==> flow/design.v <==
module cgate(
        input   clk,
        input   enable,
        output  func_en
        );
        assign func_en  = (enable)? 1'b1:1'b0;
endmodule
module ctrl(
        input                   clk,
        input                   rst,
        input                   in_en,
        input      [2:0]        fn_sel,
        input                   out_en,
        output reg              busy,
        output reg              valid,
        output reg [3:0]        cnt_cycle,   
        output reg [2:0]        cnt_data   
        );
        parameter WAIT = 2'b00, IN_CAL = 2'b01, OUT = 2'b10;
        reg [1:0] cstate, nstate;
        always@(posedge clk, posedge rst)begin
                if(rst)
                        cnt_cycle <= 4'b0;
                else if(cstate == IN_CAL)
                        cnt_cycle <= cnt_cycle + 1;
        end
        always@(posedge clk, posedge rst)begin
                if(rst)
                        cnt_data <= 3'b0;
                else if(cnt_cycle == 4'd15)
                        cnt_data <= cnt_data + 1;
        end
        always@(posedge clk, posedge rst)begin
                if(rst)
                        cstate <= WAIT;
                else
                        cstate <= nstate;
        end
        always@*begin
                case(cstate)
                        WAIT:begin
                                nstate = IN_CAL;
                        end
                        IN_CAL:begin
                                case(fn_sel)
                                        3'b001, 3'b010, 3'b011:begin
                                                if((cnt_cycle == 4'd15)&&(cnt_data == 3'd7))
                                                        nstate = OUT;
                                                else if(cnt_cycle == 4'd15)
                                                        nstate = WAIT;
                                                else
                                                        nstate = IN_CAL;
                                        end
                                        default:begin 
                                                if(cnt_cycle == 4'd15)
                                                        nstate = WAIT;
                                                else
                                                        nstate = IN_CAL;
                                        end
                                endcase
                        end
                        OUT:
                                nstate = IN_CAL;
                        default:
                                nstate = WAIT;
                endcase
        end
        always@*begin   
                case(cstate)
                        WAIT:begin
                                busy = 1'b0;
                                valid = (out_en  && (fn_sel != 3'b111) && (fn_sel != 3'b110));
                        end
                        IN_CAL:begin
                                busy = (cnt_cycle == 4'd15);
                                if((fn_sel == 3'b111) || (fn_sel == 3'b110))
                                        valid = (out_en && (cnt_cycle == 4'd1));
                                else
                                        valid = out_en;
                        end
                        OUT:begin
                                busy = 1'b0;
                                valid = 1'b1;
                        end
                        default:begin
                                busy = 1'b0;
                                valid = 1'b0;
                        end
                endcase
        end
endmodule
module mux_out(
        input           outf4_en,
        input           outf5_en,
        input           outf6_en,
        input           outf7_en,
        input   [2:0]   fn_sel,
        output reg      out_en
        );
        always@*begin
                case(fn_sel)
                        3'b100:out_en = outf4_en;
                        3'b101:out_en = outf5_en;
                        3'b110:out_en = outf6_en;
                        3'b111:out_en = outf7_en;
                        default:out_en = 1'b0;
                endcase
        end
endmodule
module f1(
        input                   clk,
        input                   rst,
        input                   f1_en,
        input                   valid,
        input [127:0]           data,
        input [3:0]             cnt_cycle,
        input [2:0]             cnt_data,
        output reg[127:0]       out_f1
        );
        reg [127:0]     buff;
        always@(posedge clk, posedge rst)begin
                if(rst)
                        buff <= 128'b0;
                else if(f1_en && (cnt_cycle == 4'd15) && (cnt_data != 3'd0) && (data > buff))
                        buff <= data;
                else if(f1_en && (cnt_cycle == 4'd0) &&(cnt_data == 3'd0))   
                        buff <= 128'b0;
        end
        always@*begin
                if(f1_en)begin
                        if(valid)
                                out_f1 = (buff > data)? buff:data;
                        else
                                out_f1 = 128'b0;
                end
                else
                        out_f1 = 128'b0;
        end
endmodule        
module f2(
        input                   clk,
        input                   rst,
        input                   f2_en,
        input                   valid,
        input [127:0]           data,
        input [3:0]             cnt_cycle,
        input [2:0]             cnt_data,
        output reg[127:0]       out_f2
        );
        reg [127:0]     buff;
        always@(posedge clk, posedge rst)begin
                if(rst)
                        buff <= 128'hFFFF_FFFF_FFFF_FFFF_FFFF_FFFF_FFFF_FFFF;
                else if(f2_en && (cnt_cycle == 4'd15) && (cnt_data != 3'd0) && (data < buff))
                        buff <= data;
                else if(f2_en && (cnt_cycle == 4'd0) && (cnt_data == 3'd0))   
                        buff <= 128'hFFFF_FFFF_FFFF_FFFF_FFFF_FFFF_FFFF_FFFF;
        end
        always@*begin
                if(f2_en)begin
                        if(valid)
                                out_f2 = (buff < data)? buff:data;
                        else
                                out_f2 = 128'b0;
                end
                else
                        out_f2 = 128'b0;
        end
endmodule        
module f3(
        input                   clk,
        input                   rst,
        input                   f3_en,
        input                   valid,
        input [127:0]           data,
        input [3:0]             cnt_cycle,
        input [2:0]             cnt_data,
        output reg[127:0]       out_f3
        );
        reg [130:0]     buff;
        always@(posedge clk, posedge rst)begin
                if(rst)
                        buff <= 131'b0;
                else if(f3_en && (cnt_cycle == 4'd15) && (cnt_data != 3'd0))
                        buff <= buff + data;
                else if(f3_en && (cnt_cycle == 4'd0) &&(cnt_data == 3'd0))   
                        buff <= 131'b0;
        end
        always@*begin
                if(f3_en)begin
                        if(valid)
                                out_f3 = ((buff+data) >> 3);
                        else
                                out_f3 = 128'b0;
                end
                else
                        out_f3 = 128'b0;
        end
endmodule
module f4(
        input                   f4_en,
        input [127:0]           data,
        input [3:0]             cnt_cycle,
        output reg              outf4_en,
        output reg[127:0]       out_f4
        );
        parameter LOW  = 128'h6FFF_FFFF_FFFF_FFFF_FFFF_FFFF_FFFF_FFFF;
        parameter HIGH = 128'hAFFF_FFFF_FFFF_FFFF_FFFF_FFFF_FFFF_FFFF;
        always@*begin
                if(f4_en)begin
                        if((cnt_cycle == 4'd1) && (data > LOW) && (data < HIGH))
                                outf4_en = 1'b1;
                        else
                                outf4_en = 1'b0;
                end
                else
                        outf4_en = 1'b0;
        end
        always@*begin
                if(outf4_en)
                        out_f4 = data;
                else
                        out_f4 = 128'b0;
        end
endmodule
module f5(
        input                   f5_en,
        input [127:0]           data,
        input [3:0]             cnt_cycle,
        output reg              outf5_en,
        output reg[127:0]       out_f5
        );
        parameter LOW  = 128'h7FFF_FFFF_FFFF_FFFF_FFFF_FFFF_FFFF_FFFF;
        parameter HIGH = 128'hBFFF_FFFF_FFFF_FFFF_FFFF_FFFF_FFFF_FFFF;
        always@*begin
                if(f5_en)begin
                        if((cnt_cycle == 4'd1) && (data[15:0] != 16'd0) && ((data < LOW) || (data > HIGH)))
                                outf5_en = 1'b1;
                        else
                                outf5_en = 1'b0;
                end
                else
                        outf5_en = 1'b0;
        end
        always@*begin
                if(outf5_en)
                        out_f5 = data;
                else
                        out_f5 = 128'b0;
        end
endmodule
module f6(
        input                   clk,
        input                   rst,
        input                   f6_en,
        input [127:0]           data,
        input [3:0]             cnt_cycle,
        input [2:0]             cnt_data,
        output reg              outf6_en,
        output reg[127:0]       out_f6
        );
        reg [127:0]             buff, buff_pmax;
        reg                     flag;
        always@(posedge clk, posedge rst)begin
                if(rst)
                        buff <= 128'b0;
                else if(f6_en && (cnt_cycle == 4'd1) && (cnt_data != 3'd0) && (data > buff))
                        buff <= data;
                else if(f6_en && (cnt_cycle == 4'd0) && (cnt_data == 3'd0))   
                        buff <= data;
        end
        always@(posedge clk, posedge rst)begin
                if(rst)begin
                        buff_pmax <= 128'b0;
                        flag <= 1'b0;
                end
                else if(f6_en &&   (buff > buff_pmax))begin
                        buff_pmax <= buff;
                        flag <= 1'b1;
                end
                else if(f6_en && cnt_data == 3'd1)
                        flag <= 1'b0;
        end
        always@*begin
                if(f6_en)begin
                        if(flag && (cnt_data == 3'b0))
                                outf6_en = 1'b1;
                        else
                                outf6_en = 1'b0;
                end
                else
                        outf6_en = 1'b0;
        end
        always@*begin
                if(outf6_en)
                        out_f6 = buff_pmax;
                else
                        out_f6 = 128'b0;
        end
endmodule
module f7(
        input                   clk,
        input                   rst,
        input                   f7_en,
        input [127:0]           data,
        input [3:0]             cnt_cycle,
        input [2:0]             cnt_data,
        output reg              outf7_en,
        output reg[127:0]       out_f7
        );
        reg [127:0]             buff, buff_pmin;
        reg                     flag;
        always@(posedge clk, posedge rst)begin
                if(rst)
                        buff <= 128'hFFFF_FFFF_FFFF_FFFF_FFFF_FFFF_FFFF_FFFF;
                else if(f7_en && (cnt_cycle == 4'd15) && (cnt_data != 3'd0) && (data < buff) && (data != 128'b0))
                        buff <= data;
                else if(f7_en && (cnt_cycle == 4'd0) && (cnt_data == 3'd0) && (data != 128'b0))   
                        buff <= data;
        end
        always@(posedge clk, posedge rst)begin
                if(rst)begin
                        buff_pmin <= 128'hFFFF_FFFF_FFFF_FFFF_FFFF_FFFF_FFFF_FFFF;
                        flag <= 1'b0;
                end
                else if(f7_en &&  (buff < buff_pmin))begin
                        buff_pmin <= buff;
                        flag <= 1'b1;
                end
                else if(f7_en && cnt_data == 3'd1)
                        flag <= 1'b0;
        end
        always@*begin
                if(f7_en)begin
                        if(flag && (cnt_data == 3'd0))
                                outf7_en = 1'b1;
                        else
                                outf7_en = 1'b0;
                end
                else
                        outf7_en = 1'b0;
        end
        always@*begin
                if(outf7_en)
                        out_f7 = (data<buff_pmin)? data:buff_pmin;     
                else
                        out_f7 = 128'b0;
        end
endmodule
module proc(
        input                   clk,
        input                   f1_en,
        input                   f2_en,
        input                   f3_en,
        input                   f4_en,
        input                   f5_en,
        input                   f6_en,
        input                   f7_en,
        input                   rst,
        input                   in_en,
        input                   valid,
        input [7:0]             iot_in,
        input [2:0]             fn_sel,
        input [3:0]             cnt_cycle,
        input [2:0]             cnt_data,
        output                  out_en,
        output reg[127:0]       iot_out
        );
        integer i;
        wire [127:0]    out_f1, out_f2, out_f3, out_f4, out_f5, out_f6, out_f7;
        wire            outf4_en, outf5_en, outf6_en, outf7_en;
        reg  [127:0]    mem;
        reg  [7:0]      buf_in[14:0];
        f1 max(.clk(clk),
               .rst(rst),
               .f1_en(f1_en),
               .data(mem),
               .valid(valid),
               .cnt_cycle(cnt_cycle),
               .cnt_data(cnt_data),
               .out_f1(out_f1)
               );
        f2 min(.clk(clk),
               .rst(rst),
               .f2_en(f2_en),
               .data(mem),
               .valid(valid),
               .cnt_cycle(cnt_cycle),
               .cnt_data(cnt_data),
               .out_f2(out_f2)
               );
        f3 avg(.clk(clk),
               .rst(rst),
               .f3_en(f3_en),
               .valid(valid),
               .data(mem),
               .cnt_cycle(cnt_cycle),
               .cnt_data(cnt_data),
               .out_f3(out_f3)
               );
       f4 ext(.f4_en(f4_en),
               .data(mem),
               .cnt_cycle(cnt_cycle),
               .outf4_en(outf4_en),
               .out_f4(out_f4)
               );
        f5 exc(.f5_en(f5_en),
               .data(mem),
               .cnt_cycle(cnt_cycle),
               .outf5_en(outf5_en),
               .out_f5(out_f5)
               );
        f6 p_max(.clk(clk),
                 .rst(rst),
                 .f6_en(f6_en),
                 .data(mem),
                 .cnt_cycle(cnt_cycle),
                 .cnt_data(cnt_data),
                 .outf6_en(outf6_en),
                 .out_f6(out_f6)
                 );
        f7 p_min(.clk(clk),
                 .rst(rst),
                 .f7_en(f7_en),
                 .data(mem),
                 .cnt_cycle(cnt_cycle),
                 .cnt_data(cnt_data),
                 .outf7_en(outf7_en),
                 .out_f7(out_f7)
                 );
       mux_out mux_out(.outf4_en(outf4_en),
                        .outf5_en(outf5_en),
                        .outf6_en(outf6_en),
                        .outf7_en(outf7_en),
                        .fn_sel(fn_sel),
                        .out_en(out_en)
                        );
        always@(posedge clk, posedge rst)begin
                if(rst)begin
                        mem <= 128'b0;
                        for(i = 0; i < 15; i = i + 1)
                                buf_in[i] <= 8'b0;
                end
                else if(cnt_cycle == 4'd15)
                        mem <= {buf_in[0],  buf_in[1],  buf_in[2],   buf_in[3], buf_in[4], buf_in[5],
                                buf_in[6],  buf_in[7],  buf_in[8],   buf_in[9], buf_in[10], buf_in[11],
                                buf_in[12], buf_in[13], buf_in[14],  iot_in};
                else if(in_en)begin
                        buf_in[cnt_cycle] <= iot_in;
                end
        end
        always@*begin
                case(fn_sel)
                        3'b001:iot_out = out_f1;
                        3'b010:iot_out = out_f2;
                        3'b011:iot_out = out_f3;
                        3'b100:iot_out = out_f4;
                        3'b101:iot_out = out_f5;
                        3'b110:iot_out = out_f6;
                        3'b111:iot_out = out_f7;
                        default: iot_out = 128'd0;
                endcase
        end
endmodule
module IOTDF( clk, rst, in_en, iot_in, fn_sel, busy, valid, iot_out);
        input          clk;
        input          rst;
        input          in_en;
        input  [7:0]   iot_in;
        input  [2:0]   fn_sel;
        output         busy;
        output         valid;
        output [127:0] iot_out;
        wire [3:0] cnt_cycle;
        wire [2:0] cnt_data;
        wire out_en;
        wire f1_en, f2_en, f3_en, f4_en, f5_en, f6_en, f7_en;
        ctrl ctrl0(.clk(clk),
                   .rst(rst),
                   .in_en(in_en),
                   .fn_sel(fn_sel),
                   .out_en(out_en),
                   .busy(busy),
                   .valid(valid),
                   .cnt_cycle(cnt_cycle),
                   .cnt_data(cnt_data)
                   );
        proc proc0(.clk(clk),
                   .f1_en(f1_en),
                   .f2_en(f2_en),
                   .f3_en(f3_en),
                   .f4_en(f4_en),
                   .f5_en(f5_en),
                   .f6_en(f6_en),
                   .f7_en(f7_en),
                   .rst(rst),
                   .valid(valid),
                   .in_en(in_en),
                   .iot_in(iot_in),
                   .fn_sel(fn_sel),
                   .cnt_cycle(cnt_cycle),
                   .cnt_data(cnt_data),
                   .out_en(out_en),
                   .iot_out(iot_out)
                   );
        cgate cg_f1(.clk(clk),
                    .enable(fn_sel == 3'b001),
                    .func_en(f1_en)
                    );
        cgate cg_f2(.clk(clk),
                    .enable(fn_sel == 3'b010),
                    .func_en(f2_en)
                    );
        cgate cg_f3(.clk(clk),
                    .enable(fn_sel == 3'b011),
                    .func_en(f3_en)
                    );
        cgate cg_f4(.clk(clk),
                    .enable(fn_sel == 3'b100),
                    .func_en(f4_en)
                    );
        cgate cg_f5(.clk(clk),
                    .enable(fn_sel == 3'b101),
                    .func_en(f5_en)
                    );
        cgate cg_f6(.clk(clk),
                    .enable(fn_sel == 3'b110),
                    .func_en(f6_en)
                    );
        cgate cg_f7(.clk(clk),
                    .enable(fn_sel == 3'b111),
                    .func_en(f7_en)
                    );
endmodule
==> flow/run.sh <==
#!/bin/bash
# the make line also repeats each setting of config.mk as NAME=value (left out here)
make -C /OpenROAD-flow-scripts/flow DESIGN_CONFIG=/design/flow/config.mk WORK_HOME=/design/flow/orfs CLKGATE_MAP_FILE= finish
==> flow/config.mk <==
export PLATFORM = sky130hd
export DESIGN_NAME = IOTDF
export DESIGN_NICKNAME = IOTDF
export VERILOG_FILES = /design/flow/design.v
export SDC_FILE = /design/flow/constraint.sdc
export NUM_CORES = 4
export LEC_CHECK = 0
export ABC_AREA = 1
export CAP_MARGIN = 20
export CELL_PAD_IN_SITES_DETAIL_PLACEMENT = 2
export CELL_PAD_IN_SITES_GLOBAL_PLACEMENT = 1
export CORE_ASPECT_RATIO = 1.04
export CORE_MARGIN = 8
export CORE_UTILIZATION = 23
export CTS_CLUSTER_DIAMETER = 329
export CTS_CLUSTER_SIZE = 66
export GPL_ROUTABILITY_DRIVEN = 0
export GPL_TIMING_DRIVEN = 1
export MAX_ROUTING_LAYER = met4
export MIN_ROUTING_LAYER = met1
export PLACE_DENSITY = 0.81
export SETUP_SLACK_MARGIN = 2.42
export SLEW_MARGIN = 20
==> flow/constraint.sdc <==
create_clock -name core_clock -period 8.08 [get_ports {clk}]
set_input_delay 1.6160 -clock core_clock [delete_from_list [all_inputs] [get_ports {clk}]]
set_output_delay 1.6160 -clock core_clock [all_outputs]
set_load 0.01 [all_outputs]
==> impl_metrics.json, run 1 <==
{
  "simple_gate_area_share_of_the_yosys_netlist_pct": 32.53,
  "cts-htree-levels": 1,
  "synth.cellmix.adderShare_pct": 14.11,
  "synthArstFlopShare_pct": 100.0,
  "netlist_logic_family_top": "simple AND/OR/NAND/NOR gates",
  "synth_area_leader_cell": "sky130_fd_sc_hd__dfrtp_1",
  "preCtsSetupSlack_ns": 0.5675,
  "max-clock-path-buffers": 3,
  "dieHeight_microns": 658.7,
  "tool.error": "[ERROR GRT-0232] Routing congestion too high. Check the congestion heatmap in the GUI.",
  "groute.usage.overall_pct": 50.82,
  "design.core.area_sq_um": 396300,
  "io-pin-count": 144,
  "post_synth_main_area_contributors": "sky130_fd_sc_hd__dfrtp_1, sky130_fd_sc_hd__nand2_1, sky130_fd_sc_hd__ha_1",
  "synth.top_cells.by_count": "sky130_fd_sc_hd__nand2_1, sky130_fd_sc_hd__inv_1, sky130_fd_sc_hd__nand3_1",
  "synth.ff_latch_count": 1159,
  "run_status": "did not finish",
  "yosys-stat-area_sq_um": 91360,
  "post-place-cells": 18540,
  "cts_num_sinks": 1159,
  "postSynthCellCount": 13550,
  "synthesis.nets": 14600,
  "synth.cellmix.xorXnorShare_pct": 0.6136,
  "synthesis.area_sq_um": 91360,
  "buffer_ports.inserted": 143,
  "synth.avg_cell_area_sq_um": 6.740,
  "synth_top_flop_cell": "sky130_fd_sc_hd__dfrtp_1",
  "global_route.overflow_total": 10,
  "failed_stage": "5_1_grt",
  "post-synth-top-count-cell": "sky130_fd_sc_hd__nand2_1",
  "compound_area_share_pct": 10.31,
  "yosysSeqAreaShare_pct": 32.27,
  "cts-root-buf": "sky130_fd_sc_hd__clkbuf_16",
  "fp.dieW_microns": 634,
  "rows": 236,
  "yosys_cells": 13550,
  "hpwlAfterDp_microns": 502300,
  "enable_flop_cells": 0,
  "cts_buffers": 21,
  "dieArea_sq_um": 417600,
  "top_cell_area_share_pct": 21.20,
  "yosysWarnings": 11,
  "yosys.cell_types.count": 49,
  "initCoreUtil_pct": 23.05,
  "synthMuxAreaShare_pct": 0
}
## layer usage
metal  global-route usage [%]  overflow
met5                        -         -
met4                    47.51         3
met2                    62.03         4
met3                    46.19         1
met1                    45.82         2
## per-stage QoR
step / hold WS, ns / power, mW / utilization [%] / area [sq um]
floorplan: 0.4409 / 9.655 / - / 91360
global placement: 0.4528 / 11.32 / 25.01 / 99130
detailed placement: 0.4645 / 12.57 / 25.02 / 99130
CTS: 0.5041 / 15.45 / 26.12 / 103500
## repair_timing
item | 4_1_cts
cloned | 25
pin swaps | 44
setup buffers | 133
setup endpoints to repair | 744
gates resized | 522
hold buffers | 0
==> run 2: changes to the inputs <==
Settings changed: ABC_AREA 1 to not set, CAP_MARGIN 20 to 5, CELL_PAD_IN_SITES_DETAIL_PLACEMENT 2 to not set, CELL_PAD_IN_SITES_GLOBAL_PLACEMENT 1 to not set, CORE_ASPECT_RATIO 1.04 to not set, CORE_MARGIN 8 to 2, CORE_UTILIZATION 23 to 66, CTS_CLUSTER_DIAMETER 329 to 30, CTS_CLUSTER_SIZE 66 to not set, GPL_ROUTABILITY_DRIVEN 0 to not set, GPL_TIMING_DRIVEN 1 to not set, MAX_ROUTING_LAYER met4 to not set, MIN_ROUTING_LAYER met1 to not set, PLACE_DENSITY 0.81 to not set, SETUP_SLACK_MARGIN 2.42 to 0.99.
Clock period 8.08 ns to 5.78 ns, I/O delays scaled along.
==> impl_metrics.json, run 2 <==
{
  "max-clock-path-buffers": 4,
  "hpwlAfterDp_microns": 232400,
  "gp_routability_congestion": 1.082,
  "yosys.cell_types.count": 118,
  "rows": 128,
  "yosysWarnings": 11,
  "synthesis.area_sq_um": 80650,
  "synth.top_cells.by_count": "sky130_fd_sc_hd__ha_1, sky130_fd_sc_hd__inv_1, sky130_fd_sc_hd__dfrtp_1",
  "synthMuxAreaShare_pct": 11.05,
  "synth.cellmix.adderShare_pct": 15.99,
  "synth.ff_latch_count": 1159,
  "synth.cellmix.xorXnorShare_pct": 1.390,
  "synth_area_leader_cell": "sky130_fd_sc_hd__dfrtp_1",
  "hold_buffers": 0,
  "buffer_ports.inserted": 143,
  "synth_top_flop_cell": "sky130_fd_sc_hd__dfrtp_1",
  "io-pin-count": 144,
  "cts_num_sinks": 1159,
  "design.core.area_sq_um": 121600,
  "cts_buffers": 302,
  "yosys_cells": 8328,
  "post-synth-top-count-cell": "sky130_fd_sc_hd__ha_1",
  "dieHeight_microns": 353.6,
  "yosysSeqAreaShare_pct": 36.56,
  "top_cell_area_share_pct": 24.02,
  "yosys-stat-area_sq_um": 80650,
  "post_synth_main_area_contributors": "sky130_fd_sc_hd__dfrtp_1, sky130_fd_sc_hd__ha_1, sky130_fd_sc_hd__dfstp_2",
  "simple_gate_area_share_of_the_yosys_netlist_pct": 9.448,
  "netlist_logic_family_top": "AND-OR/OR-AND gates",
  "initCoreUtil_pct": 66.35,
  "synthArstFlopShare_pct": 100.0,
  "synthesis.nets": 9372,
  "failed_stage": "5_1_grt",
  "cts-htree-levels": 5,
  "fp.dieW_microns": 353.6,
  "postSynthCellCount": 8328,
  "synth.avg_cell_area_sq_um": 9.684,
  "enable_flop_cells": 0,
  "dieArea_sq_um": 125000,
  "run_status": "did not finish",
  "cts-root-buf": "sky130_fd_sc_hd__clkbuf_16",
  "compound_area_share_pct": 19.42
}
## run 2: per-stage QoR
step	setup TNS, ns	setup slack (ns)	utilization [%]	cell area, sq um	instances
after floorplan	-	-11.06	-	80650	8328
after global placement	-64.52	-0.8576	74.34	90370	10650
after detailed placement	-82.22	-1.082	74.35	90370	10650
after CTS	-39.56	-0.5265	85.78	104300	11310
## run 2: timing repair
action                                  4_1_cts
pin swaps                                   245
resized                                    1194
setup buffers                               123
endpoints found under the hold margin         0
cloned                                       18
endpoints found under the setup margin      628
==> run 3: changes to the inputs <==
Settings changed: ABC_AREA set to 0, CAP_MARGIN 5 to 20, CORE_UTILIZATION 66 to 40, CTS_CLUSTER_DIAMETER 30 to 99, CTS_CLUSTER_SIZE set to 24, GPL_ROUTABILITY_DRIVEN set to 1, GPL_TIMING_DRIVEN set to 0, HOLD_SLACK_MARGIN set to 0.08, MAX_ROUTING_LAYER set to met4, PLACE_DENSITY_LB_ADDON set to 0.06, SETUP_SLACK_MARGIN 0.99 to 4.35.
Clock period 5.78 ns to 16.2 ns, I/O delays scaled along.
==> impl_metrics.json, run 3 <==
{
  "power.combinational.total_mw": 4.19,
  "cap_violations": 0,
  "clkSlewWorstSetupHoldPaths_ns": 0.10,
  "vias_per_cell": 6.221,
  "postSynthCellCount": 8328,
  "cp_cell_sequence": "inv_1 > ha_1 > nand4_1 > nor2_2 > nand3_2 > nor4_4 > buf_4 > nand4_1 > a41oi_2 > nor3_2 > buf_2 > buf_2 > buf_2 > a21oi_1 > o221ai_1 > a221oi_1 > o21ai_1 > clkdlybuf4s50_1",
  "hold_viol": 0,
  "drc_errors": 0,
  "critical-path-top-delay-family": "buffers and inverters",
  "crit_cells": 18,
  "worst-slew-pin-transition_ns": 1.325,
  "rows": 164,
  "yosysSeqAreaShare_pct": 36.56,
  "whs_path_depth": 1,
  "nNetsFinal": 9693,
  "highest_clock_rate_mhz": 83.44,
  "holdCritStartpoint": "proc0.buf_in[5][4]",
  "clockPowerShare_pct": 23.0,
  "layout_worst_path_cycle_share_pct": 73.98,
  "grt_antenna_before_repair": 41,
  "vias": 70940,
  "p_total_mw": 10.51,
  "synth.cellmix.adderShare_pct": 15.99,
  "io-pin-count": 144,
  "timing.critical_path.to": "iot_out[104]",
  "gp_routability_congestion": 0.9883,
  "reg2reg_slack_ns": 8.72,
  "synth.cellmix.xorXnorShare_pct": 1.390,
  "synthMuxAreaShare_pct": 11.05,
  "grt_first_pass_wirelength_microns": 543000,
  "groute.usage.overall_pct": 38.40,
  "timing_worst_setup_path_type": "reg2out",
  "hpwlAfterDp_microns": 310400,
  "post-synth-top-count-cell": "sky130_fd_sc_hd__ha_1",
  "worst_slack_ns": 4.215,
  "seq_power_share_pct": 37.2,
  "synthToLayoutAreaGrowth_pct": 12.11,
  "synthesis.nets": 9372,
  "worstPathRequired_ns": 12.96,
  "critical_path.endpoint_type": "output pin",
  "startpoint": "proc0.mem[127]",
  "yosys-stat-area_sq_um": 80650,
  "worstSkewPairLatency_ns": 0.78,
  "pwr_density_cell_nw_per_um2": 116.3,
  "p_leak_nw": 43.81,
  "max-slew-margin-rel_pct": 11.68,
  "synth.ff_latch_count": 1159,
  "fin_skew_ns": 0.04591,
  "initCoreUtil_pct": 40.31,
  "worst_endpoint_data_arrival_time_ns": 8.74,
  "top_power_group": "combinational cells",
  "buffer_ports.inserted": 142,
  "dieArea_sq_um": 205200,
  "crit_path_max_fanout": 12,
  "tritoncts": "built",
  "synthArstFlopShare_pct": 100.0,
  "cp_common_cell": "sky130_fd_sc_hd__buf_2",
  "cts_num_sinks": 1159,
  "routed_wirelength_microns": 389200,
  "top_cell_area_share_pct": 24.02,
  "worst_hold_path_type": "reg2reg",
  "simple_gate_area_share_of_the_yosys_netlist_pct": 9.448,
  "drtIter0Drc": 8290,
  "preCtsSetupSlack_ns": 2.989,
  "cts_buffers": 79,
  "compound_area_share_pct": 19.42,
  "drtAntennaViolNets": 0,
  "sequential_power_mw": 3.91,
  "run_status": "finished clean",
  "power.net_switching_mw": 4.536,
  "worst_reg2reg_startpoint": "proc0.mem[41]",
  "yosys.cell_types.count": 118,
  "timing.critical_path.slowest_cell_delay_ns": 0.67,
  "timing.critical_path.from_type": "register",
  "power.ir.vdd_worst_uv": 102.8,
  "p_clk_mw": 2.41,
  "fp.dieW_microns": 453.0,
  "rsz0062_at_grt": "false",
  "log.warning_count": 34,
  "synth.top_cells.by_count": "sky130_fd_sc_hd__ha_1, sky130_fd_sc_hd__inv_1, sky130_fd_sc_hd__dfrtp_1",
  "yosys_cells": 8328,
  "design.core.area_sq_um": 200100,
  "drt_first_pass_iters": 9,
  "synth.avg_cell_area_sq_um": 9.684,
  "setup_violations": 0,
  "synthesis.area_sq_um": 80650,
  "hold_slack_ns": 0.4936,
  "worstRegToRegCells": 15,
  "synth_area_leader_cell": "sky130_fd_sc_hd__dfrtp_1",
  "route.detailed.wl_per_inst_microns": 34.13,
  "critical_path_buf_inv_count": 6,
  "worst_hold_path.endpoint": "proc0.mem[84]",
  "final_period_minus_worst_setup_slack_ns": 11.98,
  "power.combinational.fraction_pct": 39.9,
  "max-clock-path-buffers": 3,
  "yosysWarnings": 11,
  "dieHeight_microns": 453.0,
  "timing.final.max_slew_violations": 0,
  "enable_flop_cells": 0,
  "cts-root-buf": "sky130_fd_sc_hd__clkbuf_16",
  "grt_max_degree": 35,
  "critical_path.slowest_cell": "sky130_fd_sc_hd__dfrtp_2",
  "synth_top_flop_cell": "sky130_fd_sc_hd__dfrtp_1",
  "first_global_vias": 69300,
  "post_synth_main_area_contributors": "sky130_fd_sc_hd__dfrtp_1, sky130_fd_sc_hd__ha_1, sky130_fd_sc_hd__dfstp_2",
  "global_route.overflow_total": 0,
  "internal_power_mw": 5.978,
  "cts-htree-levels": 3,
  "netlist_logic_family_top": "AND-OR/OR-AND gates",
  "net_sw_share_pct": 43.15,
  "worst_r2r_endpoint": "proc0.max.buff[117]"
}
[run 3: area by class of cell]
type | count | area (sq um)
antenna | 33 | 82.58
buffer | 387 | 1871
clock buffer | 91 | 2138
clock inverter | 55 | 718.2
fill | 19510 | 109700
inverter | 842 | 3164
multi-input combinational | 5940 | 46470
sequential | 1159 | 29490
tap | 2656 | 3323
timing repair buffer | 240 | 3158
[run 3: routing by layer]
layer	vias up	share of wire, %	GRT usage (%)
met5	-	0	-
li1	31230	-	-
met4	0	3.9	13.05
met2	2791	44	56.92
met1	36420	45	52.33
met3	500	7.7	7.278
[run 3: timing repair]
item                       CTS  global route
cloned                       0             0
setup endpoints to repair  129             7
resized                     16             7
pin swaps                    2             1
hold buffers                 0             0
setup buffers                4             0
[run 3: through the flow]
step / TNS, ns / area, sq um / cells / util (%)
detailed placement: 0 / 87320 / 11220 / 43.65
global route: 0 / 90370 / 11390 / 45.17
global placement: - / 85400 / 11130 / 42.68
CTS: 0 / 90290 / 11370 / 45.13
floorplan: -2111.38 / 80650 / 8328 / -
finish: 0 / 90410 / 11400 / 45.19
==> run 4: changes to the inputs <==
Settings changed: ABC_AREA 0 to not set, CTS_CLUSTER_DIAMETER 99 to not set, CTS_CLUSTER_SIZE 24 to not set, GPL_ROUTABILITY_DRIVEN 1 to 0, GPL_TIMING_DRIVEN 0 to not set, MAX_ROUTING_LAYER met4 to not set, PLACE_DENSITY_LB_ADDON 0.06 to not set, SETUP_SLACK_MARGIN 4.35 to not set.
Clock period 16.2 ns to 10.0 ns, I/O delays scaled along.
==> impl_metrics.json, run 4 <==
{
  "run_status": "finished clean",
  "worst-slew-pin-transition_ns": 1.165,
  "yosysSeqAreaShare_pct": 36.56,
  "synthesis.area_sq_um": 80650,
  "cap_violations": 0,
  "synth.cellmix.adderShare_pct": 15.99,
  "synth.ff_latch_count": 1159,
  "yosys_cells": 8328,
  "hold_viol": 0,
  "worst_endpoint_data_arrival_time_ns": 7.57,
  "postSynthCellCount": 8328,
  "rsz0062_at_grt": "false",
  "clockPowerShare_pct": 30.3,
  "postCtsResizedCells": 0,
  "dieHeight_microns": 453.0,
  "internal_power_mw": 11.14,
  "cts_num_sinks": 1159,
  "worstPathRequired_ns": 8.00,
  "timing_worst_setup_path_type": "reg2out",
  "io-pin-count": 144,
  "power.ir.vdd_worst_uv": 229.5,
  "tritoncts": "built",
  "drt_first_pass_iters": 9,
  "worst_reg2reg_startpoint": "proc0.mem[127]",
  "vias": 69320,
  "top_cell_area_share_pct": 24.02,
  "seq_area_sq_um": 29480,
  "cts_buffers": 137,
  "initCoreUtil_pct": 40.31,
  "worstRegToRegCells": 15,
  "worstSkewPairLatency_ns": 0.83,
  "drc_errors": 0,
  "top_power_group": "combinational cells",
  "nNetsFinal": 9475,
  "dieArea_sq_um": 205200,
  "synth.cellmix.xorXnorShare_pct": 1.390,
  "grt_antenna_before_repair": 15,
  "max-slew-margin-rel_pct": 22.32,
  "seq_power_share_pct": 34.6,
  "power.net_switching_mw": 6.810,
  "yosysWarnings": 11,
  "post-synth-top-count-cell": "sky130_fd_sc_hd__ha_1",
  "layout.core_utilization_pct": 45.17,
  "routed_wirelength_microns": 302100,
  "design.core.area_sq_um": 200100,
  "cp_cell_sequence": "inv_1 > ha_1 > nand4_1 > nor2_1 > nand3_1 > nor4_1 > buf_4 > nand2_1 > o2111ai_1 > nor3_4 > buf_12 > buf_4 > a21oi_1 > o22ai_1 > a211oi_1 > o21ai_1 > buf_4 > clkdlybuf4s50_1",
  "hpwlAfterDp_microns": 223100,
  "fin_skew_ns": 0.03067,
  "synthesis.nets": 9372,
  "cts-htree-levels": 4,
  "p_leak_nw": 43.96,
  "nFillCells": 18880,
  "hold_buffers": 0,
  "net_sw_share_pct": 37.93,
  "fp.dieW_microns": 453.0,
  "timing.critical_path.from_type": "register",
  "p_clk_mw": 5.44,
  "worst_hold_path.endpoint": "proc0.avg.buff[126]",
  "holdCritStartpoint": "proc0.avg.buff[126]",
  "drtAntennaViolNets": 0,
  "finalInstanceArea_sq_um": 90380,
  "timing.critical_path.slowest_cell_delay_ns": 0.77,
  "log.warning_count": 58,
  "final_period_minus_worst_setup_slack_ns": 9.571,
  "crit_path_max_fanout": 60,
  "netlist_logic_family_top": "AND-OR/OR-AND gates",
  "yosys-stat-area_sq_um": 80650,
  "synthArstFlopShare_pct": 100.0,
  "synth.top_cells.by_count": "sky130_fd_sc_hd__ha_1, sky130_fd_sc_hd__inv_1, sky130_fd_sc_hd__dfrtp_1",
  "whs_path_depth": 2,
  "post-place-cells": 10950,
  "rows": 164,
  "cp_common_cell": "sky130_fd_sc_hd__buf_4",
  "max-clock-path-buffers": 3,
  "logic_area_sq_um": 46390,
  "cts-root-buf": "sky130_fd_sc_hd__clkbuf_16",
  "hold_slack_ns": 0.4861,
  "worst_hold_path_type": "reg2reg",
  "placed_area_sq_um": 85560,
  "post_synth_main_area_contributors": "sky130_fd_sc_hd__dfrtp_1, sky130_fd_sc_hd__ha_1, sky130_fd_sc_hd__dfstp_2",
  "simple_gate_area_share_of_the_yosys_netlist_pct": 9.448,
  "synth.avg_cell_area_sq_um": 9.684,
  "route.detailed.wl_per_inst_microns": 26.96,
  "cts_setup_buffers": 0,
  "timing.final.max_slew_violations": 0,
  "compound_area_share_pct": 19.42,
  "vias_per_cell": 6.186,
  "groute.usage.overall_pct": 28.81,
  "synthToLayoutAreaGrowth_pct": 12.06,
  "synth_top_flop_cell": "sky130_fd_sc_hd__dfrtp_1",
  "timing.critical_path.to": "iot_out[106]",
  "startpoint": "proc0.mem[127]",
  "enable_flop_cells": 0,
  "setup_violations": 0,
  "drtIter0Drc": 7445,
  "sequential_power_mw": 6.21,
  "critical_path.slowest_cell": "sky130_fd_sc_hd__dfrtp_1",
  "global_route.overflow_total": 0,
  "layout_worst_path_cycle_share_pct": 95.71,
  "synthMuxAreaShare_pct": 11.05,
  "clkSlewWorstSetupHoldPaths_ns": 0.06,
  "power.combinational.fraction_pct": 35.1,
  "critical-path-top-delay-family": "simple AND/OR/NAND/NOR gates",
  "grt_first_pass_wirelength_microns": 448300,
  "first_global_vias": 68110,
  "synth_area_leader_cell": "sky130_fd_sc_hd__dfrtp_1",
  "buffer_ports.inserted": 143,
  "reg2reg_slack_ns": 3.32,
  "grt_max_degree": 177,
  "power.combinational.total_mw": 6.31,
  "worst_r2r_endpoint": "proc0.min.buff[83]",
  "final-instance-count-excl-fill": 11210,
  "yosys.cell_types.count": 118,
  "critical_path_buf_inv_count": 6,
  "pwr_density_cell_nw_per_um2": 198.6,
  "critical_path.endpoint_type": "output pin",
  "highest_clock_rate_mhz": 104.5,
  "crit_cells": 18
}
[run 4: area by class of cell]
type	instances	area share (%)
repair buffers	351	3.564
inverters	842	3.501
multi-input cells	5940	51.33
clock inverters	55	0.8930
clock buffers	196	4.386
well taps	2656	3.677
diodes	8	0.02215
flip-flops and latches	1159	32.62
[run 4: through the flow]
| stage | total power [mW] | setup WS, ns | TNS (ns) |
|---|---|---|---|
| 4_1_cts | 17.88 | 0.6958 | 0 |
| 5_1_grt | 18.82 | 0.4752 | 0 |
| 3_5_place_dp | 12.43 | 1.418 | 0 |
| 6_report | 17.95 | 0.4290 | 0 |
| 3_3_place_gp | 12.31 | 0.5404 | 0 |
| 2_1_floorplan | 10.10 | -7.688 | -7172.93 |
[run 4: per-layer routing]
layer  vias to the layer above  wire length (microns)  GRT usage (%)  share of wire, %
li1                      30770                      -              -                 -
met1                     34700                 126000          38.47                42
met2                      3127                 132500          43.98                44
met3                       720                  25220          5.172               8.3
met4                        10                  18360          16.02               6.1
met5                         -                     64              0             0.021
==> run 5: changes to the inputs <==
Settings changed: ABC_AREA set to 1, CAP_MARGIN 20 to 10, CELL_PAD_IN_SITES_DETAIL_PLACEMENT set to 0, CORE_UTILIZATION 40 to 59, GPL_ROUTABILITY_DRIVEN 0 to not set, HOLD_SLACK_MARGIN 0.08 to 0.05, PLACE_DENSITY_LB_ADDON set to 0.3, SETUP_SLACK_MARGIN set to 0.27, SLEW_MARGIN 20 to 35, TNS_END_PERCENT set to 20.
Clock period 10.0 ns to 10.6 ns, I/O delays scaled along.
==> impl_metrics.json, run 5 <==
{
  "log.warning_count": 73,
  "internal_power_mw": 8.766,
  "tritoncts": "built",
  "cp_common_cell": "sky130_fd_sc_hd__nand2_1",
  "vias": 98720,
  "yosys-stat-area_sq_um": 91360,
  "cts-htree-levels": 4,
  "met2_usage_pct": 72.51,
  "dieArea_sq_um": 158000,
  "vias_per_cell": 6.357,
  "post-synth-top-count-cell": "sky130_fd_sc_hd__nand2_1",
  "dieHeight_microns": 397.5,
  "whs_path_depth": 2,
  "grt_antenna_before_repair": 31,
  "top_cell_area_share_pct": 21.20,
  "design.core.area_sq_um": 153900,
  "clkSlewWorstSetupHoldPaths_ns": 0.06,
  "timing.critical_path.slowest_cell_delay_ns": 0.80,
  "net_sw_share_pct": 36.49,
  "gp_routability_congestion": 1.072,
  "max-slew-margin-rel_pct": 26.49,
  "synthToLayoutAreaGrowth_pct": 8.612,
  "clockPowerShare_pct": 36.2,
  "synth_area_leader_cell": "sky130_fd_sc_hd__dfrtp_1",
  "critical_path.slowest_cell": "sky130_fd_sc_hd__dfrtp_1",
  "critical_path.endpoint_type": "output pin",
  "groute.layer.met3.usage_pct": 12.49,
  "cts_setup_buffers": 0,
  "worst_endpoint_data_arrival_time_ns": 6.63,
  "power.combinational.fraction_pct": 26.2,
  "worst_hold_path.endpoint": "proc0.p_max.buff_pmax[72]",
  "synth.avg_cell_area_sq_um": 6.740,
  "synth.top_cells.by_count": "sky130_fd_sc_hd__nand2_1, sky130_fd_sc_hd__inv_1, sky130_fd_sc_hd__nand3_1",
  "groute.usage.overall_pct": 48.12,
  "worstPathRequired_ns": 8.48,
  "timing.critical_path.to": "iot_out[50]",
  "worst_reg2reg_startpoint": "proc0.mem[62]",
  "yosysSeqAreaShare_pct": 32.27,
  "hpwlAfterDp_microns": 290600,
  "timing.final.max_slew_violations": 0,
  "worstSkewPairLatency_ns": 0.82,
  "finalInstanceArea_sq_um": 99220,
  "cap_violations": 0,
  "crit_cells": 15,
  "simple_gate_area_share_of_the_yosys_netlist_pct": 32.53,
  "drtAntennaViolNets": 0,
  "holdCritStartpoint": "proc0.p_max.buff_pmax[72]",
  "cts_num_sinks": 1159,
  "synth_top_flop_cell": "sky130_fd_sc_hd__dfrtp_1",
  "final_period_minus_worst_setup_slack_ns": 8.751,
  "yosys.cell_types.count": 49,
  "yosysWarnings": 11,
  "nNetsFinal": 14400,
  "pwr_density_cell_nw_per_um2": 139.1,
  "reg2reg_slack_ns": 3.98,
  "worst_slack_ns": 1.849,
  "placed_area_sq_um": 94300,
  "critical_path_buf_inv_count": 3,
  "io-pin-count": 144,
  "crit_path_max_fanout": 66,
  "postCtsResizedCells": 0,
  "worst_r2r_endpoint": "proc0.max.buff[65]",
  "timing.critical_path.from_type": "register",
  "buffer_ports.inserted": 143,
  "final-instance-count-excl-fill": 15530,
  "post_synth_main_area_contributors": "sky130_fd_sc_hd__dfrtp_1, sky130_fd_sc_hd__nand2_1, sky130_fd_sc_hd__ha_1",
  "power.combinational.total_mw": 3.61,
  "p_leak_nw": 50.27,
  "hold_viol": 0,
  "hold_slack_ns": 0.4697,
  "yosys_cells": 13550,
  "drc_errors": 0,
  "grt_util_met1_pct": 62.08,
  "grt_max_degree": 161,
  "netlist_logic_family_top": "simple AND/OR/NAND/NOR gates",
  "rows": 144,
  "worst_hold_path_type": "reg2reg",
  "drt_first_pass_iters": 8,
  "synthesis.area_sq_um": 91360,
  "seq_power_share_pct": 37.7,
  "setup_violations": 0,
  "initCoreUtil_pct": 59.37,
  "sequential_power_mw": 5.20,
  "rsz0062_at_grt": "false",
  "first_global_vias": 94250,
  "critical-path-top-delay-family": "simple AND/OR/NAND/NOR gates",
  "run_status": "finished clean",
  "fin_skew_ns": 0.04056,
  "enable_flop_cells": 0,
  "fp.dieW_microns": 397.5,
  "power.ir.vdd_worst_uv": 289.1,
  "highest_clock_rate_mhz": 114.3,
  "power.net_switching_mw": 5.036,
  "cts_buffers": 136,
  "grt_first_pass_wirelength_microns": 577400,
  "top_power_group": "sequential cells",
  "routed_wirelength_microns": 389600,
  "drtIter0Drc": 13510,
  "p_clk_mw": 4.99,
  "cp_cell_sequence": "inv_1 > ha_1 > nand2_1 > nor4_1 > nand3_1 > nor2_1 > nand2_4 > nand2_8 > buf_12 > nand2_1 > nand3_1 > nand3_1 > nand2_1 > nand2_1 > clkdlybuf4s50_1",
  "postSynthCellCount": 13550,
  "synth.cellmix.xorXnorShare_pct": 0.6136,
  "timing_worst_setup_path_type": "reg2out",
  "max-clock-path-buffers": 3,
  "cts-root-buf": "sky130_fd_sc_hd__clkbuf_16",
  "hold_buffers": 0,
  "layout_worst_path_cycle_share_pct": 82.55,
  "startpoint": "proc0.mem[100]",
  "post-place-cells": 15250,
  "synth.ff_latch_count": 1159,
  "compound_area_share_pct": 10.31,
  "worstRegToRegCells": 15,
  "synth.cellmix.adderShare_pct": 14.11,
  "synthArstFlopShare_pct": 100.0,
  "worst-slew-pin-transition_ns": 1.103,
  "route.detailed.wl_per_inst_microns": 25.09,
  "synthesis.nets": 14600,
  "grt.busiest_layer": "met2",
  "global_route.overflow_total": 0,
  "preCtsSetupSlack_ns": 2.301,
  "synthMuxAreaShare_pct": 0
}
## run 5: per-stage QoR
stage | utilization [%] | power (mW) | TNS [ns]
final | 64.49 | 13.80 | 0
after floorplan | - | 7.360 | -6616.61
after global placement | 61.21 | 8.447 | 0
after global routing | 64.47 | 14.24 | 0
after CTS | 64.31 | 13.57 | 0
after detailed placement | 61.28 | 8.622 | 0
## run 5: area by class of cell
class	instances	area (sq um)
clock inverter	58	700.7
inverter	1773	6664
timing repair buffer	284	2814
multi-input combinational	10000	53000
clock buffer	192	3959
sequential	1159	29480
fill	13150	54640
antenna	18	45.04
tap	2044	2557
## run 5: metal layers
layer	vias up	wire [microns]
met2	7228	165600
met1	46100	147600
met5	-	150
met3	1761	48010
li1	43610	-
met4	20	28270
==> run 6: changes to the inputs <==
Settings changed: ABC_AREA 1 to not set, CAP_MARGIN 10 to 5, CELL_PAD_IN_SITES_DETAIL_PLACEMENT 0 to not set, CORE_UTILIZATION 59 to 68, CTS_CLUSTER_DIAMETER set to 100, HOLD_SLACK_MARGIN 0.05 to not set, PLACE_DENSITY_LB_ADDON 0.3 to not set, SETUP_SLACK_MARGIN 0.27 to -0.34, TNS_END_PERCENT 20 to not set.
Clock period 10.6 ns to 5.18 ns, I/O delays scaled along.
==> impl_metrics.json, run 6 <==
{
  "initCoreUtil_pct": 68.39,
  "so.violations": "setup timing",
  "wl_met2_microns": 145100,
  "yosysWarnings": 11,
  "synth.cellmix.adderShare_pct": 15.99,
  "fp.dieW_microns": 348.4,
  "synthesis.area_sq_um": 80650,
  "top_cell_area_share_pct": 24.02,
  "crit_cells": 18,
  "hold_buffers": 0,
  "seq_power_share_pct": 31.3,
  "holdCritStartpoint": "proc0.buf_in[9][2]",
  "hpwlAfterDp_microns": 240200,
  "worstRegToRegCells": 18,
  "worst-slew-pin-transition_ns": 1.099,
  "logic_area_sq_um": 48370,
  "sequential_power_mw": 11.9,
  "worstSkewPairLatency_ns": 0.83,
  "buffer_ports.inserted": 143,
  "run_status": "failed layout checks",
  "crit_path_max_fanout": 16,
  "wl_met1_microns": 118400,
  "dieArea_sq_um": 121400,
  "clkSlewWorstSetupHoldPaths_ns": 0.07,
  "cp_cell_sequence": "buf_4 > buf_4 > nor4_1 > nand4_1 > buf_4 > and4_1 > nor4_4 > nor2_1 > o21ai_1 > buf_4 > o31ai_4 > buf_6 > buf_8 > buf_12 > a222oi_1 > o21ai_1 > buf_4 > dlygate4sd2_1",
  "worst_hold_path.endpoint": "proc0.mem[50]",
  "yosys-stat-area_sq_um": 80650,
  "final_period_minus_worst_setup_slack_ns": 6.660,
  "synthArstFlopShare_pct": 100.0,
  "cts-htree-levels": 4,
  "synth.cellmix.xorXnorShare_pct": 1.390,
  "post_synth_main_area_contributors": "sky130_fd_sc_hd__dfrtp_1, sky130_fd_sc_hd__ha_1, sky130_fd_sc_hd__dfstp_2",
  "reg2reg_slack_ns": -0.58,
  "timing.final.max_slew_violations": 0,
  "critical_path.endpoint_type": "output pin",
  "cap_violations": 0,
  "drtAntennaViolNets": 0,
  "power.combinational.fraction_pct": 42.5,
  "met3WireLength_microns": 55470,
  "layout_worst_path_cycle_share_pct": 128.6,
  "seq_area_sq_um": 29510,
  "yosys.cell_types.count": 118,
  "cts-root-buf": "sky130_fd_sc_hd__clkbuf_16",
  "p_clk_mw": 9.99,
  "power.net_switching_mw": 15.19,
  "worst_endpoint_data_arrival_time_ns": 5.62,
  "postSynthCellCount": 8328,
  "whs_path_depth": 1,
  "synth_top_flop_cell": "sky130_fd_sc_hd__dfrtp_1",
  "simple_gate_area_share_of_the_yosys_netlist_pct": 9.448,
  "design.core.area_sq_um": 117900,
  "tritoncts": "built",
  "yosysSeqAreaShare_pct": 36.56,
  "global_route.overflow_total": 0,
  "power.ir.vdd_worst_uv": 573.5,
  "max-clock-path-buffers": 3,
  "fin_skew_ns": 0.03648,
  "nFillCells": 5731,
  "netlist_logic_family_top": "AND-OR/OR-AND gates",
  "synth.ff_latch_count": 1159,
  "synth.avg_cell_area_sq_um": 9.684,
  "drc_errors": 0,
  "setup-tns-final_ns": -213.03,
  "nNetsFinal": 10910,
  "critical_path_buf_inv_count": 9,
  "cp_common_cell": "sky130_fd_sc_hd__buf_4",
  "startpoint": "proc0.mem[11]",
  "timing.critical_path.to": "iot_out[13]",
  "dieHeight_microns": 348.4,
  "groute.usage.overall_pct": 55.68,
  "net_sw_share_pct": 39.84,
  "worst_reg2reg_startpoint": "proc0.p_min.buff_pmin[121]",
  "hold_slack_ns": 0.4956,
  "grt_max_degree": 126,
  "rsz0062_at_grt": "true",
  "routed_wirelength_microns": 358100,
  "hold_viol": 0,
  "vias_per_cell": 7.344,
  "route.detailed.wl_per_inst_microns": 31.01,
  "critical-path-top-delay-family": "simple AND/OR/NAND/NOR gates",
  "critical_path.slowest_cell": "sky130_fd_sc_hd__nor4_1",
  "pwr_density_cell_nw_per_um2": 372.2,
  "p_leak_nw": 52.02,
  "post-synth-top-count-cell": "sky130_fd_sc_hd__ha_1",
  "setup_violations": 352,
  "internal_power_mw": 22.93,
  "vias": 84810,
  "cts_num_sinks": 1159,
  "dr.max_layer_used": "met5",
  "power.combinational.total_mw": 16.2,
  "p_total_mw": 38.12,
  "worst_hold_path_type": "reg2reg",
  "gp_routability_congestion": 1.107,
  "enable_flop_cells": 0,
  "top_power_group": "combinational cells",
  "timing.critical_path.slowest_cell_delay_ns": 0.75,
  "yosys_cells": 8328,
  "highest_clock_rate_mhz": 150.1,
  "clockPowerShare_pct": 26.2,
  "cts_buffers": 131,
  "io-pin-count": 144,
  "finalInstanceArea_sq_um": 102400,
  "synth.top_cells.by_count": "sky130_fd_sc_hd__ha_1, sky130_fd_sc_hd__inv_1, sky130_fd_sc_hd__dfrtp_1",
  "rows": 126,
  "worstPathRequired_ns": 4.14,
  "log.warning_count": 41,
  "synth_area_leader_cell": "sky130_fd_sc_hd__dfrtp_1",
  "grt_first_pass_wirelength_microns": 511600,
  "drt_first_pass_iters": 14,
  "worst_slack_ns": -1.480,
  "synthToLayoutAreaGrowth_pct": 26.99,
  "timing.critical_path.from_type": "register",
  "synthesis.nets": 9372,
  "timing_worst_setup_path_type": "reg2out",
  "preCtsSetupSlack_ns": -1.010,
  "compound_area_share_pct": 19.42,
  "max-slew-margin-rel_pct": 26.71,
  "grt_antenna_before_repair": 41,
  "synthMuxAreaShare_pct": 11.05,
  "first_global_vias": 84110,
  "worst_r2r_endpoint": "proc0.p_min.buff_pmin[10]",
  "drtIter0Drc": 14780,
  "placed_area_sq_um": 95260
}
run 6: cell type report:
type,instances,share of cell area [%]
diodes,42,0.1026
clock buffers,199,3.829
clock inverters,42,0.5253
inverters,842,3.090
multi-input cells,5940,47.23
flip-flops and latches,1159,28.81
well taps,1536,1.876
repair buffers,1788,14.53
run 6: through the flow:
| step | instances | util [%] |
|---|---|---|
| 2_1_floorplan | 8328 | - |
| 3_3_place_gp | 11190 | 80.71 |
| 3_5_place_dp | 11200 | 80.78 |
| 4_1_cts | 11470 | 85.77 |
| 5_1_grt | 11520 | 86.79 |
| 6_report | 11550 | 86.85 |
run 6: per-layer routing:
metal  up-vias  GRT usage, %
li1      33760             -
met1     40010         64.98
met2      7986         80.82
met3      2998         22.34
met4        48         44.89
met5         -         1.841
run 6: timing repair:
action / CTS / global route
endpoints found under the setup margin: 128 / 240
setup buffers: 48 / 42
pin swaps: 85 / 115
gates cloned: 3 / 2
gates resized: 448 / 357
==> run 7: changes to the inputs <==
Settings changed: CTS_CLUSTER_DIAMETER 100 to 96, MAX_ROUTING_LAYER set to met4, SLEW_MARGIN 35 to 20.
==> impl_metrics.json, run 7 <==
{
  "run_status": "did not finish",
  "failed_stage": "5_1_grt",
  "tool.error": "[ERROR GRT-0232] Routing congestion too high. Check the congestion heatmap in the GUI.",
  "synthesis.area_sq_um": 80650,
  "netlist_logic_family_top": "AND-OR/OR-AND gates",
  "simple_gate_area_share_of_the_yosys_netlist_pct": 9.448,
  "cts-root-buf": "sky130_fd_sc_hd__clkbuf_16",
  "post_synth_main_area_contributors": "sky130_fd_sc_hd__dfrtp_1, sky130_fd_sc_hd__ha_1, sky130_fd_sc_hd__dfstp_2",
  "fp.dieW_microns": 348.4,
  "buffer_ports.inserted": 143,
  "dieArea_sq_um": 121400,
  "gp_routability_congestion": 1.098,
  "synth.avg_cell_area_sq_um": 9.684,
  "yosys-stat-area_sq_um": 80650,
  "enable_flop_cells": 0,
  "cts_buffers": 133,
  "synth_area_leader_cell": "sky130_fd_sc_hd__dfrtp_1",
  "synth.cellmix.adderShare_pct": 15.99,
  "compound_area_share_pct": 19.42,
  "global_route.overflow_total": 158,
  "cts_num_sinks": 1159,
  "post-synth-top-count-cell": "sky130_fd_sc_hd__ha_1",
  "yosys.cell_types.count": 118,
  "placed_area_sq_um": 95400,
  "io-pin-count": 144,
  "design.core.area_sq_um": 117900,
  "synthMuxAreaShare_pct": 11.05,
  "max-clock-path-buffers": 3,
  "top_cell_area_share_pct": 24.02,
  "cts-htree-levels": 4,
  "yosys_cells": 8328,
  "initCoreUtil_pct": 68.39,
  "synth.top_cells.by_count": "sky130_fd_sc_hd__ha_1, sky130_fd_sc_hd__inv_1, sky130_fd_sc_hd__dfrtp_1",
  "postSynthCellCount": 8328,
  "rows": 126,
  "dieHeight_microns": 348.4,
  "synth_top_flop_cell": "sky130_fd_sc_hd__dfrtp_1",
  "synth.ff_latch_count": 1159,
  "synthesis.nets": 9372,
  "yosysWarnings": 11,
  "hpwlAfterDp_microns": 244800,
  "synth.cellmix.xorXnorShare_pct": 1.390,
  "synthArstFlopShare_pct": 100.0,
  "groute.usage.overall_pct": 78.03,
  "yosysSeqAreaShare_pct": 36.56
}
[run 7: routing by layer]
metal,overflow,track usage [%]
met1,3,78.79
met2,80,93.23
met3,14,60.15
met4,61,72.76
met5,-,-
[run 7: repair_timing]
action                                  CTS
hold buffers                              0
cloned                                   14
gates resized                           679
pin swaps                               145
endpoints found under the setup margin  129
hold endpoints to repair                  0
buffers inserted                         80
[run 7: per-stage QoR]
step                worst slack, ns  std cells  hold slack [ns]
floorplan                    -11.54       8328           0.4538
global placement             -1.204      11230           0.4668
detailed placement           -1.098      11230           0.4807
CTS                         -0.8437      11550           0.4800
==> run 8: changes to the inputs <==
Settings changed: ABC_AREA set to 1, CAP_MARGIN 5 to 20, CORE_UTILIZATION 68 to 22, CTS_CLUSTER_DIAMETER 96 to 184, MAX_ROUTING_LAYER met4 to not set, SETUP_SLACK_MARGIN -0.34 to not set.
Clock period 5.18 ns to 10.0 ns, I/O delays scaled along.
==> impl_metrics.json, run 8 <==
{
  "run_status": "finished clean",
  "grt_first_pass_wirelength_microns": 598800,
  "power.combinational.total_mw": 3.67,
  "internal_power_mw": 9.229,
  "timing_worst_setup_path_type": "reg2out",
  "seq_power_share_pct": 38.0,
  "cts-root-buf": "sky130_fd_sc_hd__clkbuf_16",
  "timing.critical_path.to": "iot_out[112]",
  "cts-htree-levels": 4,
  "final_period_minus_worst_setup_slack_ns": 9.533,
  "drt_first_pass_iters": 8,
  "synth_top_flop_cell": "sky130_fd_sc_hd__dfrtp_1",
  "startpoint": "proc0.mem[125]",
  "max-slew-margin-rel_pct": 18.51,
  "tritoncts": "built",
  "critical_path.slowest_cell": "sky130_fd_sc_hd__dfrtp_1",
  "synthesis.nets": 14600,
  "synth.top_cells.by_count": "sky130_fd_sc_hd__nand2_1, sky130_fd_sc_hd__inv_1, sky130_fd_sc_hd__nand3_1",
  "worst_r2r_endpoint": "proc0.min.buff[78]",
  "hpwlAfterDp_microns": 315600,
  "highest_clock_rate_mhz": 104.9,
  "postSynthCellCount": 13550,
  "initCoreUtil_pct": 22.10,
  "placed_area_sq_um": 98740,
  "route.detailed.wl_per_inst_microns": 21.67,
  "synthToLayoutAreaGrowth_pct": 13.08,
  "worst_hold_path.endpoint": "proc0.mem[32]",
  "worst_reg2reg_startpoint": "proc0.mem[125]",
  "pwr_density_cell_nw_per_um2": 139.8,
  "p_total_mw": 14.44,
  "crit_path_max_fanout": 49,
  "worst_hold_path_type": "reg2reg",
  "rows": 236,
  "hold_viol": 0,
  "cp_cell_sequence": "inv_1 > ha_1 > nand2_1 > nor2_1 > nand4_1 > nor2_1 > nand3_1 > nor2_1 > nand2_4 > buf_4 > buf_4 > nand3_1 > nand3_1 > nand3_1 > nand2_1 > nand2_1 > clkdlybuf4s50_1",
  "compound_area_share_pct": 10.31,
  "timing.critical_path.slowest_cell_delay_ns": 0.84,
  "critical_path.endpoint_type": "output pin",
  "cp_common_cell": "sky130_fd_sc_hd__nand3_1",
  "yosys-stat-area_sq_um": 91360,
  "finalInstanceArea_sq_um": 103300,
  "max-clock-path-buffers": 4,
  "timing.critical_path.from_type": "register",
  "nFillCells": 46180,
  "yosys_cells": 13550,
  "gp_routability_congestion": 1.038,
  "grt_max_degree": 168,
  "io-pin-count": 144,
  "worstPathRequired_ns": 8.00,
  "groute.usage.overall_pct": 19.00,
  "synthesis.area_sq_um": 91360,
  "enable_flop_cells": 0,
  "first_global_vias": 86970,
  "design.core.area_sq_um": 413400,
  "fp.dieW_microns": 648.4,
  "cts_setup_buffers": 0,
  "holdCritStartpoint": "proc0.buf_in[11][0]",
  "power.combinational.fraction_pct": 25.4,
  "synthArstFlopShare_pct": 100.0,
  "dieArea_sq_um": 420400,
  "vias_per_cell": 4.792,
  "yosys.cell_types.count": 49,
  "log.warning_count": 71,
  "timing.final.max_slew_violations": 0,
  "worst_endpoint_data_arrival_time_ns": 7.53,
  "yosysSeqAreaShare_pct": 32.27,
  "seq_area_sq_um": 29480,
  "synth.avg_cell_area_sq_um": 6.740,
  "cap_violations": 0,
  "yosysWarnings": 11,
  "synth.ff_latch_count": 1159,
  "synth.cellmix.xorXnorShare_pct": 0.6136,
  "logic_area_sq_um": 52980,
  "power.net_switching_mw": 5.214,
  "grt_antenna_before_repair": 37,
  "critical_path_buf_inv_count": 4,
  "rsz0062_at_grt": "false",
  "simple_gate_area_share_of_the_yosys_netlist_pct": 32.53,
  "cts_num_sinks": 1159,
  "whs_path_depth": 2,
  "worstRegToRegCells": 16,
  "post_synth_main_area_contributors": "sky130_fd_sc_hd__dfrtp_1, sky130_fd_sc_hd__nand2_1, sky130_fd_sc_hd__ha_1",
  "vias": 90780,
  "critical-path-top-delay-family": "simple AND/OR/NAND/NOR gates",
  "layout_worst_path_cycle_share_pct": 95.33,
  "worst-slew-pin-transition_ns": 1.221,
  "buffer_ports.inserted": 143,
  "hold_buffers": 0,
  "dieHeight_microns": 648.4,
  "power.ir.vdd_worst_uv": 113.1,
  "post-synth-top-count-cell": "sky130_fd_sc_hd__nand2_1",
  "setup_violations": 0,
  "postCtsResizedCells": 0,
  "net_sw_share_pct": 36.10,
  "reg2reg_slack_ns": 2.86,
  "top_power_group": "sequential cells",
  "sequential_power_mw": 5.49,
  "synth.cellmix.adderShare_pct": 14.11,
  "drtAntennaViolNets": 0,
  "routed_wirelength_microns": 410500,
  "fin_skew_ns": 0.08734,
  "layout.core_utilization_pct": 24.99,
  "synth_area_leader_cell": "sky130_fd_sc_hd__dfrtp_1",
  "synthMuxAreaShare_pct": 0,
  "clockPowerShare_pct": 36.6,
  "cts_buffers": 143,
  "drtIter0Drc": 8497,
  "p_leak_nw": 50.17,
  "p_clk_mw": 5.28,
  "netlist_logic_family_top": "simple AND/OR/NAND/NOR gates",
  "drc_errors": 0,
  "nNetsFinal": 14400,
  "clkSlewWorstSetupHoldPaths_ns": 0.06,
  "global_route.overflow_total": 0,
  "top_cell_area_share_pct": 21.20,
  "worstSkewPairLatency_ns": 0.87,
  "crit_cells": 17
}
==> run 8: per-layer routing <==
metal  vias up  GRT usage (%)  share of wire (%)
met1     43610          24.29                 43
met5         -              0              0.017
met3       681          2.508                5.8
li1      43580              -                  -
met2      2892          31.79                 47
met4        12          8.497                5.0
==> run 8: per-stage QoR <==
step | hold WS [ns] | std cells | worst slack [ns] | TNS [ns]
after floorplan | 0.4409 | 13550 | -7.688 | -7172.93
after global placement | 0.4530 | 18680 | 1.570 | 0
after detailed placement | 0.4580 | 18690 | 1.552 | 0
after CTS | 0.4565 | 18930 | 0.6401 | 0
after global routing | 0.4799 | 18940 | 0.3613 | 0
final | 0.4618 | 18950 | 0.4665 | 0
==> run 8: area by class of cell <==
cell class	instances	share of cell area [%]
tap	5474	6.630
antenna	11	0.02665
clock buffer	214	4.014
sequential	1159	28.54
timing repair buffer	278	2.681
multi-input combinational	10000	51.28
clock inverter	35	0.3779
inverter	1773	6.449
==> run 9: changes to the inputs <==
Settings changed: ABC_AREA 1 to not set, CORE_UTILIZATION 22 to 66, CTS_CLUSTER_DIAMETER 184 to 95, SETUP_SLACK_MARGIN set to -0.34.
Clock period 10.0 ns to 5.78 ns, I/O delays scaled along.
==> impl_metrics.json, run 9 <==
{
  "run_status": "failed layout checks",
  "so.violations": "setup timing",
  "p_leak_nw": 49.24,
  "worst_hold_path_type": "reg2reg",
  "synth.cellmix.adderShare_pct": 15.99,
  "synthArstFlopShare_pct": 100.0,
  "cp_cell_sequence": "ha_4 > a21oi_1 > nor2b_1 > o21ai_0 > o211ai_1 > a211oi_4 > a31oi_1 > buf_4 > nor3_4 > buf_4 > buf_12 > mux2i_1 > o22ai_1 > a222oi_1 > nand2_1 > dlygate4sd2_1",
  "worstRegToRegCells": 17,
  "power.net_switching_mw": 12.63,
  "initCoreUtil_pct": 66.35,
  "reg2reg_slack_ns": 0.37,
  "synth.top_cells.by_count": "sky130_fd_sc_hd__ha_1, sky130_fd_sc_hd__inv_1, sky130_fd_sc_hd__dfrtp_1",
  "critical-path-top-delay-family": "AND-OR/OR-AND gates",
  "hold_viol": 0,
  "route.detailed.wl_per_inst_microns": 29.94,
  "nNetsFinal": 10320,
  "layout_worst_path_cycle_share_pct": 111.7,
  "drc_errors": 0,
  "post-synth-top-count-cell": "sky130_fd_sc_hd__ha_1",
  "rsz0062_at_grt": "true",
  "clockPowerShare_pct": 28.3,
  "drtAntennaViolNets": 0,
  "synth_top_flop_cell": "sky130_fd_sc_hd__dfrtp_1",
  "io-pin-count": 144,
  "first_global_vias": 76480,
  "max-clock-path-buffers": 3,
  "groute.usage.overall_pct": 50.16,
  "drt_first_pass_iters": 14,
  "yosysWarnings": 11,
  "cp_common_cell": "sky130_fd_sc_hd__buf_4",
  "worstSkewPairLatency_ns": 0.81,
  "vias": 78100,
  "synth.ff_latch_count": 1159,
  "grt_first_pass_wirelength_microns": 475500,
  "top_cell_area_share_pct": 24.02,
  "synthesis.nets": 9372,
  "whs_path_depth": 1,
  "net_sw_share_pct": 38.56,
  "yosys_cells": 8328,
  "fp.dieW_microns": 353.6,
  "rows": 128,
  "hpwlAfterDp_microns": 232400,
  "setup_violations": 128,
  "cts_num_sinks": 1159,
  "tritoncts": "built",
  "clkSlewWorstSetupHoldPaths_ns": 0.06,
  "yosys.cell_types.count": 118,
  "yosys-stat-area_sq_um": 80650,
  "post-place-cells": 10650,
  "internal_power_mw": 20.13,
  "compound_area_share_pct": 19.42,
  "grt_antenna_before_repair": 22,
  "pwr_density_cell_nw_per_um2": 333.1,
  "seq_power_share_pct": 32.4,
  "holdCritStartpoint": "proc0.avg.buff[24]",
  "timing.final.max_slew_violations": 0,
  "fin_skew_ns": 0.02881,
  "synthMuxAreaShare_pct": 11.05,
  "global_route.overflow_total": 0,
  "preCtsSetupSlack_ns": -1.082,
  "worst-slew-pin-transition_ns": 1.233,
  "synthToLayoutAreaGrowth_pct": 21.95,
  "postSynthCellCount": 8328,
  "critical_path.endpoint_type": "output pin",
  "netlist_logic_family_top": "AND-OR/OR-AND gates",
  "worst_endpoint_data_arrival_time_ns": 5.30,
  "timing.critical_path.slowest_cell_delay_ns": 0.45,
  "max-slew-margin-rel_pct": 17.06,
  "cts-htree-levels": 4,
  "hold_buffers": 0,
  "crit_cells": 16,
  "dieArea_sq_um": 125000,
  "highest_clock_rate_mhz": 154.9,
  "grt_max_degree": 157,
  "post_synth_main_area_contributors": "sky130_fd_sc_hd__dfrtp_1, sky130_fd_sc_hd__ha_1, sky130_fd_sc_hd__dfstp_2",
  "timing.critical_path.to": "iot_out[76]",
  "final_period_minus_worst_setup_slack_ns": 6.457,
  "worst_slack_ns": -0.6767,
  "startpoint": "proc0.mem[45]",
  "cap_violations": 0,
  "final-instance-count-excl-fill": 11030,
  "cts_buffers": 134,
  "sequential_power_mw": 10.6,
  "crit_path_max_fanout": 14,
  "design.core.area_sq_um": 121600,
  "cts-root-buf": "sky130_fd_sc_hd__clkbuf_16",
  "worst_r2r_endpoint": "proc0.p_min.buff[122]",
  "gp_routability_congestion": 1.082,
  "synth.avg_cell_area_sq_um": 9.684,
  "p_total_mw": 32.76,
  "synth.cellmix.xorXnorShare_pct": 1.390,
  "buffer_ports.inserted": 143,
  "timing.critical_path.from_type": "register",
  "simple_gate_area_share_of_the_yosys_netlist_pct": 9.448,
  "critical_path_buf_inv_count": 4,
  "drtIter0Drc": 12010,
  "worst_reg2reg_startpoint": "proc0.mem[113]",
  "p_clk_mw": 9.27,
  "synthesis.area_sq_um": 80650,
  "dieHeight_microns": 353.6,
  "power.ir.vdd_worst_uv": 597.8,
  "yosysSeqAreaShare_pct": 36.56,
  "routed_wirelength_microns": 330200,
  "worstPathRequired_ns": 4.62,
  "log.warning_count": 44,
  "enable_flop_cells": 0,
  "vias_per_cell": 7.082,
  "power.combinational.total_mw": 12.9,
  "top_power_group": "combinational cells",
  "synth_area_leader_cell": "sky130_fd_sc_hd__dfrtp_1",
  "worst_hold_path.endpoint": "proc0.avg.buff[24]",
  "critical_path.slowest_cell": "sky130_fd_sc_hd__a211oi_4",
  "power.combinational.fraction_pct": 39.3,
  "timing_worst_setup_path_type": "reg2out"
}
-- run 9: per-layer routing --
layer,global-route usage (%),vias to the layer above,share of wire [%]
li1,-,32540,-
met2,73.58,6071,42
met1,64.23,37770,36
met4,31.56,22,8.3
met3,16.09,1697,14
met5,0,-,0.050
-- run 9: what timing repair did --
| item | 4_1_cts | 5_1_grt |
|---|---|---|
| endpoints found under the setup margin | 128 | 128 |
| setup buffers | 46 | 104 |
| pin swaps | 114 | 145 |
| resized | 504 | 431 |
| gates cloned | 6 | 8 |
-- run 9: area by class of cell --
cell class	instances	area (sq um)
repair buffers	1201	10450
flip-flops and latches	1159	29510
clock inverters	51	698.2
inverters	842	3197
well taps	1625	2033
fillers	7243	23210
diodes	11	27.53
multi-input cells	5940	48430
clock buffers	198	4004
-- run 9: stage by stage --
step | utilization [%] | setup TNS (ns) | area, sq um | hold WS, ns
6_report | 80.91 | -56.42 | 98350 | 0.4957
5_1_grt | 80.89 | -57.19 | 98320 | 0.5138
4_1_cts | 79.37 | -36.89 | 96480 | 0.4926
3_5_place_dp | 74.35 | -82.22 | 90370 | 0.4807
3_3_place_gp | 74.34 | -64.52 | 90370 | 0.4669
2_1_floorplan | - | - | 80650 | 0.4538
Power is estimated from default activity; no workload was simulated.
